==> flow/design.v (excerpt) <==
module breakout(
    input logic clk,
    input logic right,
    input logic left,
    input logic reset,
    output logic [2:0] red,
    output logic [2:0] green,
    output logic [2:0] blue,
    output logic hsync,
    output logic vsync
    );
make LEC_CHECK=0 ABC_AREA=1 CAP_MARGIN=0 CORE_ASPECT_RATIO=1.23 CORE_MARGIN=2 CORE_UTILIZATION=72 CTS_CLUSTER_SIZE=97 HOLD_SLACK_MARGIN=0.14 SLEW_MARGIN=20 TNS_END_PERCENT=10 finish   # period 4.36 ns
run.sh (not shown) runs the stock make flow with config.mk's settings and CLKGATE_MAP_FILE=.
Rerun with:
- CAP_MARGIN: 0 -> 20
- CORE_ASPECT_RATIO: 1.23 -> unset
- CTS_CLUSTER_SIZE: 97 -> unset
- HOLD_SLACK_MARGIN: 0.14 -> unset
- PLACE_DENSITY_LB_ADDON: unset -> 0.02
- TNS_END_PERCENT: 10 -> unset
- clock period: 4.36 -> 3.61 ns (I/O delays scaled with it)
What happened: With this change the flow completed, yet does not pass: setup timing. Critical path depth grows by 1. Via count is higher by 9.4%. Setup slack degrades by 710 ps. Global-route usage came out higher by 2.4 points. Core utilization rose by 7.3 points. Cell count climbs by 4.8%. Total power grows by 24%.
Rerun with:
- CTS_CLUSTER_SIZE: unset -> 10
- HOLD_SLACK_MARGIN: unset -> 0.26
- PLACE_DENSITY_LB_ADDON: 0.02 -> unset
- clock period: 3.61 -> 3.79 ns (I/O delays scaled with it)
Result: The new run produced a layout that fails on setup timing. Synthesized cell count stays the same. Hold slack is about the same. Design area fell slightly. Worst setup slack is better by 11 ps. Cell count fell slightly. Non-clock buffer count is lower by 6. Wire length grows by a few percent.
Rerun with:
- CORE_ASPECT_RATIO: unset -> 0.5
- CTS_CLUSTER_DIAMETER: unset -> 397
- CTS_CLUSTER_SIZE: 10 -> 97
- HOLD_SLACK_MARGIN: 0.26 -> unset
- SETUP_SLACK_MARGIN: unset -> 0.91
The changed run aborted during 5_1_grt, error GRT-0232.
Die size went up slightly.
Area after synthesis does not change.
Synthesized cell count stays the same.

---

## JK
Starting RTL as in the previous note.
==> flow/design.v (excerpt) <==
module breakout(
    input logic clk,
    input logic right,
    input logic left,
    input logic reset,
    output logic [2:0] red,
    output logic [2:0] green,
    output logic [2:0] blue,
    output logic hsync,
    output logic vsync
    );
make LEC_CHECK=0 ABC_AREA=1 CAP_MARGIN=15 CORE_MARGIN=2 CORE_UTILIZATION=72 GPL_ROUTABILITY_DRIVEN=0 PLACE_DENSITY_LB_ADDON=0.02 SLEW_MARGIN=25 finish   # period 3.61 ns
Ran to the end and failed final checks on negative setup slack: JK.
diff inputs: JK => MS
Settings: SLEW_MARGIN: 25 -> 20; CORE_UTILIZATION: 72 -> 67; PLACE_DENSITY_LB_ADDON: 0.02 -> unset; CAP_MARGIN: 15 -> 20; GPL_ROUTABILITY_DRIVEN: 0 -> unset; the clock period (ns, I/O delays scaled along): 3.61 -> 5.17.
Results
MS finished end to end and its layout was clean on timing, DRC and antenna.
Worst-path maximum fanout for MS is lower than for JK.
MS gives less power than JK did.
Compared with JK, MS shows a number of detailed-route iterations in the first pass that is 4 lower.
Between JK and MS, the hold slack figures differ only marginally.
Measured against JK, the global-route wire length before repair of MS comes out at 0.920 times the reference value.
diff inputs: MS => AL
Settings: CORE_UTILIZATION now 40, was 67; ABC_AREA no longer set, was 1; the clock period (ns, I/O delays scaled along) now 8.0, was 5.17.
Notes after the runs:
MS reports its group drawing the most power as sequential cells while AL reports the clock network. MS vs AL, beginning of the critical path: game_inst.a[2]$_SDFFE_PP1P_ vs game_inst.paddlePosition[2]$_SDFFE_PP0P_. Library cell contributing the largest single delay on the critical path = sky130_fd_sc_hd__a2111oi_0: AL; library cell contributing the largest single delay on the critical path = sky130_fd_sc_hd__clkdlybuf4s50_1: MS. Summary of AL over MS: utilization down 29 points, stage delay of the slowest cell on the critical path up 210 ps, multi-input gate share of total cell area down 0.44 points, fraction of area in clock buffers and inverters up 1.1 points.
Relative to AL, the following input files were edited for TR:
Settings: TNS_END_PERCENT: unset -> 100; ABC_AREA: unset -> 1; CORE_UTILIZATION: 40 -> 44; CTS_CLUSTER_SIZE: unset -> 100; CTS_CLUSTER_DIAMETER: unset -> 259.
--- outcome ---
- Diff AL -> TR | combinational power share | increase of 0.4 points
- Global-route wire length before repair (TR over AL): increase, 26%
- Taking AL as the reference, in TR number of cells on the critical path rose 4, sequential-to-total area share from yosys stat fell 3.2 points.
- Routed wire length, AL and TR: larger value in TR

---

== v6 ==
Starting RTL as in the previous note.
clock: 3.63 ns
lec_check: 0
abc_area: 1
cap_margin: 20
core_margin: 2
core_utilization: 72
cts_cluster_diameter: 344
gpl_routability_driven: 0
min_routing_layer: met1
place_density_lb_addon: 0.07
setup_slack_margin: -0.23
slew_margin: 40
tns_end_percent: 90
The final report for v6 shows a completed flow and a layout that fails verification, specifically setup timing.
Modified inputs, v7 compared to v6
-- flow/config.mk --
<<< v6, line 11
export CORE_UTILIZATION = 72
export CTS_CLUSTER_DIAMETER = 344
export GPL_ROUTABILITY_DRIVEN = 0
>>> v7, line 11
export CORE_UTILIZATION = 72
export CTS_CLUSTER_DIAMETER = 350
export GPL_ROUTABILITY_DRIVEN = 0
<<< v6, line 15
export PLACE_DENSITY_LB_ADDON = 0.07
export SETUP_SLACK_MARGIN = -0.23
export SLEW_MARGIN = 40
export TNS_END_PERCENT = 90
>>> v7, line 15
export PLACE_DENSITY_LB_ADDON = 0.07
export SLEW_MARGIN = 40
export TNS_END_PERCENT = 35
==> flow/constraint.sdc <==
create_clock -name core_clock -period 3.9 [get_ports {clk}]
set_input_delay 0.7800 -clock core_clock [delete_from_list [all_inputs] [get_ports {clk}]]
set_output_delay 0.7800 -clock core_clock [all_outputs]
set_load 0.01 [all_outputs]
### Flow results
Although it ran to completion, v7 produced a layout that fails the final checks because of setup timing.
Going from v6 to v7, clock power barely changed, critical path arrival shrank by 0.03 ns.
Clock skew: v7 vs v6 — no meaningful difference
From v6 to v7 the numbers moved as follows: post-layout worst setup margin rose 0.25 ns; core utilization of the finished layout fell 3.0 points; combinational cell power fell about 17%; number of cells in the design after placement fell 40.
Summary of v7 over v6: overall global routing resource usage went down by 2.8 points; power went down by 5.3%.
Compared to v6, the routing of v7 uses less wire.
When v7 is measured against v6, its layout overhead on the synthesized area turns out 4.1 points lower.

---

breakout again, from the RTL that the note above started with.
// breakout
module breakout(
    input logic clk,
    input logic right,
    input logic left,
    input logic reset,
    output logic [2:0] red,
    output logic [2:0] green,
    output logic [2:0] blue,
    output logic hsync,
    output logic vsync
    );
make LEC_CHECK=0 ABC_AREA=1 CAP_MARGIN=20 CORE_MARGIN=7 CORE_UTILIZATION=66 CTS_CLUSTER_DIAMETER=251 CTS_CLUSTER_SIZE=99 MIN_ROUTING_LAYER=met1 PLACE_DENSITY_LB_ADDON=0.3 SLEW_MARGIN=20 TNS_END_PERCENT=5 finish   # period 8.29 ns
Rerun with:
CORE_MARGIN = 2   (was 7)
CORE_UTILIZATION = 65   (was 66)
CTS_CLUSTER_DIAMETER = default   (was 251)
CTS_CLUSTER_SIZE = default   (was 99)
MIN_ROUTING_LAYER = default   (was met1)
PLACE_DENSITY_LB_ADDON = default   (was 0.3)
TNS_END_PERCENT = default   (was 5)
clock period = 4.7 ns   (was 8.29 ns; I/O delays follow)
Result: The new run ran to the end with no violations; utilization drops by 0.47 points; wire length increases by 3.1%; die size shrinks by about 12%; final cell count rises by about 1.3%; worst setup slack degrades by 1.8 ns; final area came out higher by 2.2%; global-route usage is higher by 4.5 points; register-to-register slack degrades by 2.9 ns; worst hold slack is worse by 0.0032 ns; clock power increases by 81%.
Rerun with:
CORE_UTILIZATION = 40   (was 65)
CTS_CLUSTER_DIAMETER = 291   (was default)
MAX_ROUTING_LAYER = met4   (was default)
clock period = 8.0 ns   (was 4.7 ns; I/O delays follow)
The new run completed without violations.
Sequential share of layout area went down by 0.14 points.
Clock skew went up by 0.0082 ns.
Non-clock buffer count is lower by 19.
Power drops by 39%.
Wire length climbs by 4.7%.
Via count decreases by 4.3%.
Design area hardly moves.
Rerun with:
ABC_AREA = default   (was 1)
CTS_CLUSTER_DIAMETER = default   (was 291)
MAX_ROUTING_LAYER = default   (was met4)
clock period = 6.49 ns   (was 8.0 ns; I/O delays follow)
The changed run finished with timing, DRC and antenna clean. Routed wire length goes down by 22%. Final area fell by 10%. Die area decreases by 10%. Synthesized area decreases by 10%. Clock-buffer cell count is unchanged. Hold slack improves by 0.010 ns. Setup slack loses 1.4 ns. Clock skew goes down by 0.0054 ns. Total power is higher by 22%. Cell count came out lower by 28%.

---

Setup of job 2757:
breakout again, from the RTL that the note above started with.
Settings: LEC_CHECK=0, ABC_AREA=0, CAP_MARGIN=20, CORE_ASPECT_RATIO=1.23, CORE_MARGIN=2, CORE_UTILIZATION=72, CTS_CLUSTER_DIAMETER=397, CTS_CLUSTER_SIZE=97, PLACE_DENSITY=0.39, SLEW_MARGIN=20, TNS_END_PERCENT=10; clock period 4.36 ns.
Job 2757: flow complete, layout not clean; failing: setup timing
diff inputs: job 2757 => job 7687
Settings: CORE_ASPECT_RATIO: 1.23 -> unset; CTS_CLUSTER_SIZE: 97 -> 99; TNS_END_PERCENT: 10 -> 15; ABC_AREA: 0 -> 1; the clock period (ns, I/O delays scaled along): 4.36 -> 3.76.
==> results <==
In job 2757 the implementation ran to completion but is not tape-out ready, as the final checks report setup timing. Final checks on job 7687, whose flow otherwise completed, came back failing, citing setup timing. Compared to job 2757, job 7687 has total power about 17% higher. As of job 7687, distinct cell type count of the synthesized netlist had fallen by more than a quarter compared to job 2757. Job 2757 reports its termination of the worst setup path as green[2] while job 7687 reports green[1]. The run showing the smaller area used by multi-input combinational logic is job 2757. When job 7687 is measured against job 2757, its number of detailed-route iterations in the first pass turns out 1 lower.
Input-level comparison between job 4324 and job 7687:
Settings: CORE_UTILIZATION now 69, was 72; PLACE_DENSITY no longer set, was 0.39; TNS_END_PERCENT no longer set, was 15; CTS_CLUSTER_SIZE no longer set, was 99; CTS_CLUSTER_DIAMETER no longer set, was 397; the clock period (ns, I/O delays scaled along) now 3.79, was 3.76.
Results
Job 4324 finished every stage; the final checks, however, were not passed, the failures being setup timing. When the final numbers for job 7687 and job 4324 were put side by side, the power turned out to be greater in job 7687. Per the comparison of job 4324 with job 7687, critical path depth moved up, remaining max-slew budget at the tightest pin moved down.
## Diff of input files: job 3470 against job 4324
Settings: ABC_AREA no longer set, was 1; CORE_UTILIZATION now 22, was 69; the clock period (ns, I/O delays scaled along) now 12.5, was 3.79.
[summary]
- Job 3470 has completed all stages; timing, DRC and antenna checks passed.
- Arrival time of data at the critical path endpoint ended up 1.58 ns higher on job 3470 than on job 4324.
- Job 3470 vs job 4324, worst setup slack went up by 5.39 ns.
- Summary of job 3470 over job 4324: number of cell instances after yosys synthesis now smaller; combinational power fell 76%; peak fanout along the critical path increased 4; area figure in the yosys stat output -1200 um^2.
- Run comparison: job 3470 highest-delay cell along the critical path sky130_fd_sc_hd__a2111oi_0; job 4324 highest-delay cell along the critical path sky130_fd_sc_hd__fa_2
- [compare] base=job 4324 new=job 3470: minimum hold slack has increased, total inserted antenna cells fell by 1.
- Comparing job 4324 and job 3470, the higher share of the clock period used by the worst path was measured on job 4324.
Power figures rest on the tool's default switching activity, not on a simulated workload.
